## dct_4x4_core
module dct_4x4_core (
    input          clk,
    input          reset,
    input          i_valid,
    output         i_ready,
    input  [255:0] i_data,
    output         o_valid,
    input          o_ready,
    output [255:0] o_data
);
    dct_4x4 #(
        .PERF_OPT_ROW(1),
        .PERF_OPT_COL(1)
    ) u_dct_4x4 (
        .clk    (clk),
        .reset  (reset),
        .i_valid(i_valid),
        .i_ready(i_ready),
        .i_data (i_data),
        .o_valid(o_valid),
        .o_ready(o_ready),
        .o_data (o_data)
    );
endmodule
Size in the first run: roughly 9,100 cells after synthesis, about 1,000 flip-flops, about 520 I/O pins.
make LEC_CHECK=0 CAP_MARGIN=20 CELL_PAD_IN_SITES_DETAIL_PLACEMENT=2 CELL_PAD_IN_SITES_GLOBAL_PLACEMENT=2 CORE_ASPECT_RATIO=1.38 CORE_MARGIN=8 CORE_UTILIZATION=36 CTS_CLUSTER_DIAMETER=385 GPL_ROUTABILITY_DRIVEN=1 MIN_ROUTING_LAYER=met2 PLACE_DENSITY_LB_ADDON=0.07 SLEW_MARGIN=25 finish   # period 7.11 ns
run.sh (not shown) runs the stock make flow with config.mk's settings and CLKGATE_MAP_FILE=.
==> next run, changes <==
Settings changed: CELL_PAD_IN_SITES_DETAIL_PLACEMENT 2 to not set, CELL_PAD_IN_SITES_GLOBAL_PLACEMENT 2 to not set, CORE_ASPECT_RATIO 1.38 to not set, CORE_MARGIN 8 to 2, CORE_UTILIZATION 36 to 72, CTS_CLUSTER_DIAMETER 385 to not set, GPL_ROUTABILITY_DRIVEN 1 to not set, MIN_ROUTING_LAYER met2 to not set, PLACE_DENSITY set to 0.39, PLACE_DENSITY_LB_ADDON 0.07 to not set, SLEW_MARGIN 25 to 20.
Clock period 7.11 ns to 3.43 ns, I/O delays scaled along.
The changed run aborted during global routing (5_1_grt) (GRT-0232).
Synthesized area does not change.
Die area shrinks by well over a third.
Synthesized cell count stays the same.
==> next run, changes <==
Settings changed: CTS_CLUSTER_DIAMETER set to 28, PLACE_DENSITY 0.39 to 0.6, SETUP_SLACK_MARGIN set to 0.99.
Clock period 3.43 ns to 3.76 ns, I/O delays scaled along.
Result: The changed run failed in global routing (5_1_grt); die size is unchanged; synthesized area does not change; synthesized cell count is unchanged.
==> next run, changes <==
Settings changed: CORE_UTILIZATION 72 to 40, CTS_CLUSTER_DIAMETER 28 to not set, SETUP_SLACK_MARGIN 0.99 to not set.
Clock period 3.76 ns to 4.74 ns, I/O delays scaled along.
Now the flow passed the timing, DRC and antenna checks.
Synthesized cell count does not change.
Die area went up by 79%.
Area after synthesis does not change.

---

dct_4x4_core again, from the RTL that the note above started with.
Design dct_4x4_core, start of the top module:
module dct_4x4_core (
    input          clk,
    input          reset,
    input          i_valid,
    output         i_ready,
    input  [255:0] i_data,
    output         o_valid,
    input          o_ready,
    output [255:0] o_data
);
Settings: LEC_CHECK=0, CAP_MARGIN=40, CORE_MARGIN=2, CORE_UTILIZATION=72, CTS_CLUSTER_DIAMETER=252, HOLD_SLACK_MARGIN=0.29, MAX_ROUTING_LAYER=met4, SETUP_SLACK_MARGIN=-0.35, SLEW_MARGIN=20; clock period 3.68 ns.
The baseline ran to the end with violations: setup timing.
Next try:
Settings changed: CAP_MARGIN 40 to 20, HOLD_SLACK_MARGIN 0.29 to -0.08, SETUP_SLACK_MARGIN -0.35 to 0.34.
Clock period 3.68 ns to 4.04 ns, I/O delays scaled along.
What happened:
- The changed run produced a layout that fails on setup timing
- maximum frequency came out lower by a few percent
- count of clock-buffer cells in the layout does not change
- worst setup slack gets better by 0.082 ns
- synthesized cell count stays the same
- wire length came out lower by a few percent
Next try:
Settings changed: CORE_UTILIZATION 72 to 9, CTS_CLUSTER_DIAMETER 252 to default, HOLD_SLACK_MARGIN -0.08 to default, MAX_ROUTING_LAYER met4 to default, PLACE_DENSITY from default to 0.6, SETUP_SLACK_MARGIN 0.34 to default.
Clock period 4.04 ns to 6.05 ns, I/O delays scaled along.
The new run completed with no timing, DRC or antenna violations; core utilization decreases by 74 points; clock-buffer cell count increases by 22; register-to-register slack gets better by 1.6 ns; critical path depth decreases by 14; design area increases by a little under a tenth; routed wire length increases by about a fifth; via count decreases by roughly a tenth.
Next try:
Settings changed: CORE_UTILIZATION 9 to 72, CTS_CLUSTER_DIAMETER from default to 363, CTS_CLUSTER_SIZE from default to 25, PLACE_DENSITY 0.6 to default.
Clock period 6.05 ns to 3.93 ns, I/O delays scaled along.
Outcome: Now the flow ran to the end with violations: setup timing. First-iteration DRC count went up by 100%. Clock skew went down by 0.096 ns. Count of clock-buffer cells in the layout went down by 109. Non-clock buffer count went up by 349.

---

== v23 ==
dct_4x4_core again, from the RTL that the note above started with.
## dct_4x4_core
module dct_4x4_core (
    input          clk,
    input          reset,
    input          i_valid,
    output         i_ready,
    input  [255:0] i_data,
    output         o_valid,
    input          o_ready,
    output [255:0] o_data
);
    dct_4x4 #(
        .PERF_OPT_ROW(1),
        .PERF_OPT_COL(1)
    ) u_dct_4x4 (
        .clk    (clk),
        .reset  (reset),
        .i_valid(i_valid),
        .i_ready(i_ready),
        .i_data (i_data),
        .o_valid(o_valid),
        .o_ready(o_ready),
        .o_data (o_data)
    );
endmodule
clock: 5.56 ns
lec_check: 0
cap_margin: 0
core_margin: 2
core_utilization: 70
cts_cluster_diameter: 200
max_routing_layer: met4
setup_slack_margin: 0.34
slew_margin: 20
v23: PASS, flow complete, no timing, DRC or antenna violations
Here is what was changed in the inputs of v42 compared with v23.
--- a/flow/config.mk
+++ b/flow/config.mk
@@ -8 +8 @@
-export CAP_MARGIN = 0
+export CAP_MARGIN = 20
@@ -10,2 +10,2 @@
-export CORE_UTILIZATION = 70
-export CTS_CLUSTER_DIAMETER = 200
+export CORE_UTILIZATION = 72
+export CTS_CLUSTER_DIAMETER = 102
@@ -13 +12,0 @@
-export SETUP_SLACK_MARGIN = 0.34
==> flow/constraint.sdc <==
create_clock -name core_clock -period 3.93 [get_ports {clk}]
set_input_delay 0.7860 -clock core_clock [delete_from_list [all_inputs] [get_ports {clk}]]
set_output_delay 0.7860 -clock core_clock [all_outputs]
set_load 0.01 [all_outputs]
Findings:
- Across v23 and v42, a clean result was obtained everywhere but in v42.
- Every stage of v42 finished as expected; the final checks, on the other hand, flagged setup timing, which means the layout fails.
- Measured against v23, the total wirelength of the detailed-routed design of v42 comes out at 1.13 times the reference value.
- Summary of v42 over v23: initial antenna violation count picked up an extra 1.
- Taking v42 as 1.0, v23 lands at 0.947 on final area.
- Number of iterations in the first detailed-routing pass was lower in v23 than in v42.
- Comparing v23 and v42, the higher wire length of the first global-routing pass was measured on v42.
- Comparing final instance count without filler cells for v23 and v42, the smaller number came from v23.
- Compared with v23, v42 shows instance area at placement that has gone up by a few percent.
Inputs modified between v42 and v22:
--- a/flow/config.mk
+++ b/flow/config.mk
@@ -10,3 +10,2 @@
-export CORE_UTILIZATION = 72
-export CTS_CLUSTER_DIAMETER = 102
-export MAX_ROUTING_LAYER = met4
+export CORE_UTILIZATION = 66
+export PLACE_DENSITY = 0.6
==> flow/constraint.sdc <==
create_clock -name core_clock -period 3.98 [get_ports {clk}]
set_input_delay 0.7960 -clock core_clock [delete_from_list [all_inputs] [get_ports {clk}]]
set_output_delay 0.7960 -clock core_clock [all_outputs]
set_load 0.01 [all_outputs]
==> results <==
- Tapcell count | v22 above v42
- On total routed wire length on the met1 layer, the higher figure sits with v22, not v42.
- As far as yosys synthesis chip area goes, v22 and v42 are indistinguishable; the numbers are identical.
- In v22 the number of vias in the routed layout turned out 4397 lower than in v42.
- Post-layout period usage of the worst path, v42 and v22: larger value in v42
- v22 gives more total of fill cells in the finished design than v42 did.
- Worst slack on hold paths was higher in v42 than in v22.
- From v42 to v22 the numbers moved as follows: maximum number of pins on one net before global-route repair fell about 17%; placer's final routability congestion estimate fell about 3%.
- Although v22 finished all stages, its layout failed final checks on setup timing.
- v42 finished every stage; the final checks, however, were not passed, the failures being setup timing.

---

Setup of north:
Starting RTL as in the previous note.
==> flow/config.mk <==
export PLATFORM = sky130hd
export DESIGN_NAME = dct_4x4_core
export DESIGN_NICKNAME = dct_4x4_core
export VERILOG_FILES = /design/flow/design.v
export SDC_FILE = /design/flow/constraint.sdc
export NUM_CORES = 4
export LEC_CHECK = 0
export ABC_AREA = 1
export CAP_MARGIN = 20
export CORE_MARGIN = 2
export CORE_UTILIZATION = 71
export CTS_CLUSTER_DIAMETER = 220
export MAX_ROUTING_LAYER = met4
export PLACE_DENSITY_LB_ADDON = 0.05
export SLEW_MARGIN = 20
==> flow/constraint.sdc <==
create_clock -name core_clock -period 3.17 [get_ports {clk}]
set_input_delay 0.6340 -clock core_clock [delete_from_list [all_inputs] [get_ports {clk}]]
set_output_delay 0.6340 -clock core_clock [all_outputs]
set_load 0.01 [all_outputs]
No final results exist for north, since it was stopped by error GRT-0116 during 5_1_grt.
> inputs changed (north -> south)
- ABC_AREA no longer set, was 1
- PLACE_DENSITY now 0.6, previously not set
- CORE_UTILIZATION now 40, was 71
- PLACE_DENSITY_LB_ADDON no longer set, was 0.05
- MAX_ROUTING_LAYER no longer set, was met4
- CTS_CLUSTER_DIAMETER no longer set, was 220
- the clock period (ns, I/O delays scaled along) now 4.07, was 3.17
Notes after the runs:
north never completed; the flow aborted with a tool error in 5_1_grt. Complete run, failing final checks: south, reason negative setup slack. [compare] base=north new=south: XOR/XNOR share of the synthesized area went up 1.7 points, total CTS buffers went up about 4.5%. Final weighted congestion in routability-driven placement on south is down relative to north. Synthesized cell count delta for south relative to north: 1898 lower.
> inputs changed (south -> east)
- SETUP_SLACK_MARGIN newly set to 0.72
- the clock period (ns, I/O delays scaled along) changed from 4.07 to 4.74
Results
- Reported for south and east, DRC violations left turned out identical to the last digit.
- Per the comparison of east with south, count of clock-net buffers in the final layout saw a decrease; worst hold margin saw an increase.
- east finished end to end and its layout was clean on timing, DRC and antenna.
Input-level comparison between west and east:
- CORE_UTILIZATION changed from 40 to 66
- PLACE_DENSITY removed (was 0.6)
- SETUP_SLACK_MARGIN removed (was 0.72)
- the clock period (ns, I/O delays scaled along) changed from 4.74 to 3.93
Findings:
Summary of west over east: maximum frequency decreased by 0.0040 GHz relative to the old numbers, number of antenna repair diodes went up 1, floorplan utilization went up by 26 points, worst slack at placement fell by 0.62 ns.
Re share of the clock period used by the worst path after layout: west is 20 points up on east.
Count of clock-net buffers in the final layout (lower): west
Although west finished all stages, its layout failed final checks on negative setup slack.
The flow did not stop early for east: all stages ran, and the layout cleared the timing, DRC and antenna checks.
[diff] worst setup margin, west relative to east: regression
Shortest clock period the worst path allows after layout: east and west compared, higher one is west
STATUS cell area after layout: west loses against east
